Design tt_um_control_top, start of the top module:
module tt_um_control_top #(
  parameter ADDRW = 24,
  parameter OPCODEW = 2,
  parameter REQ_QDEPTH = 4,
  parameter COMP_QDEPTH = 4
  ) (
    input  wire       ena,       
    input  wire       clk,       
    input  wire       rst_n,     
    input  wire [7:0] ui_in, 
    output wire [7:0] uo_out, 
    input  wire [7:0] uio_in,     
    output wire [7:0] uio_out, 
    output wire [7:0] uio_oe      
);
  wire [7:0] in_bus = ui_in | uio_in;
  wire mosi = in_bus[0];
  wire spi_clk = in_bus[1];
  wire cs_n = in_bus[2];
  wire bus_ready = in_bus[3];
  wire [2:0] ack_in = in_bus[6:4];   
  wire miso;
  wire [7:0] data_bus_out;
  wire data_bus_valid;
  wire [7:0] out_bus;
  assign out_bus[0] = miso;
  assign out_bus[6:1] = data_bus_out[6:1];
  assign out_bus[7] = data_bus_valid;
  assign uio_out = out_bus;
  assign uo_out = out_bus;
  assign uio_oe = 8'b0 & {8{&{1'b0, ena, in_bus[7], data_bus_out[7], data_bus_out[0], 
                              valid, serializer_err, curr_mode_top, counter_top}}};
  localparam AES_INSTRW = 3*ADDRW + OPCODEW;
  localparam SHA_INSTRW = 2*ADDRW + OPCODEW;
  wire valid;
  wire [OPCODEW-1:0] opcode;
  wire [ADDRW-1:0] key_addr;
  wire [ADDRW-1:0] text_addr;
  wire [ADDRW-1:0] dest_addr;
  wire req_q_valid;
  deserializer #(.ADDRW(ADDRW), .OPCODEW(OPCODEW)) 
  deserializer_inst(.clk(clk), .rst_n(rst_n), .spi_clk(spi_clk), .mosi(mosi), .cs_n(cs_n), 
                    .aes_ready_in(aes_queue_ready), .sha_ready_in(sha_queue_ready), 
                    .valid(valid), .opcode(opcode), .key_addr(key_addr), .text_addr(text_addr), 
                    .dest_addr(dest_addr), .valid_out(req_q_valid));
  wire aes_fsm_ready, sha_fsm_ready;
  wire [AES_INSTRW-1:0] instr_aes;
  wire [SHA_INSTRW-1:0] instr_sha;
  wire valid_out_aes, valid_out_sha;
  wire aes_queue_ready, sha_queue_ready;
  req_queue #(.ADDRW(ADDRW), .OPCODEW(OPCODEW), .QDEPTH(REQ_QDEPTH)) 
  ...
make LEC_CHECK=0 ABC_AREA=1 CAP_MARGIN=0 CORE_MARGIN=2 CORE_UTILIZATION=72 CTS_CLUSTER_DIAMETER=396 CTS_CLUSTER_SIZE=14 HOLD_SLACK_MARGIN=-0.09 PLACE_DENSITY_LB_ADDON=0.04 SETUP_SLACK_MARGIN=0.9 SLEW_MARGIN=40 TNS_END_PERCENT=5 finish   # period 3.33 ns
run.sh (not shown) runs the stock make flow with config.mk's settings and CLKGATE_MAP_FILE=.
The first run produced a layout that fails on negative hold slack.
Edit:
ABC_AREA = unset   (was 1)
CAP_MARGIN = 20   (was 0)
CORE_UTILIZATION = 70   (was 72)
CTS_CLUSTER_DIAMETER = 54   (was 396)
CTS_CLUSTER_SIZE = 49   (was 14)
HOLD_SLACK_MARGIN = unset   (was -0.09)
PLACE_DENSITY_LB_ADDON = unset   (was 0.04)
SLEW_MARGIN = 20   (was 40)
TNS_END_PERCENT = unset   (was 5)
After rerunning: Now the flow went through all stages and came out clean; cell area drops by 3.3%; final cell count falls by about 30%; first-iteration DRC count goes up by about 10%.
Edit:
CORE_UTILIZATION = 56   (was 70)
CTS_CLUSTER_DIAMETER = unset   (was 54)
CTS_CLUSTER_SIZE = unset   (was 49)
SETUP_SLACK_MARGIN = unset   (was 0.9)
clock period = 3.31 ns   (was 3.33 ns; I/O delays follow)
Now the flow finished but failed the layout checks on negative setup slack.
Worst setup slack degrades by 55 ps.
Synthesized cell count stays the same.
Die area went up by about 25%.
Sequential power is about the same.
Final cell count rises by about 6%.
Wire length drops by about 2%.
Synthesized area is unchanged.
Power rose by about 7%.
Edit:
CORE_UTILIZATION = 65   (was 56)
clock period = 4.49 ns   (was 3.31 ns; I/O delays follow)
Result: The changed run finished clean; combinational power falls by a quarter to a third; synthesized cell count is unchanged; synthesized area stays the same; worst hold slack degrades by 190 ps.
Edit:
ABC_AREA = 1   (was unset)
CORE_UTILIZATION = 72   (was 65)
PLACE_DENSITY_LB_ADDON = 0.02   (was unset)
clock period = 5.48 ns   (was 4.49 ns; I/O delays follow)
=>
- The new run produced a clean layout
- cell area grows by 3.4%
- sequential share of layout area shrinks by 1.8 points
- critical path depth goes up by 4
- setup slack gains 390 ps
- combinational power grows by 15%
- total power fell by 5.6%
Power figures rest on the tool's default switching activity, not on a simulated workload.
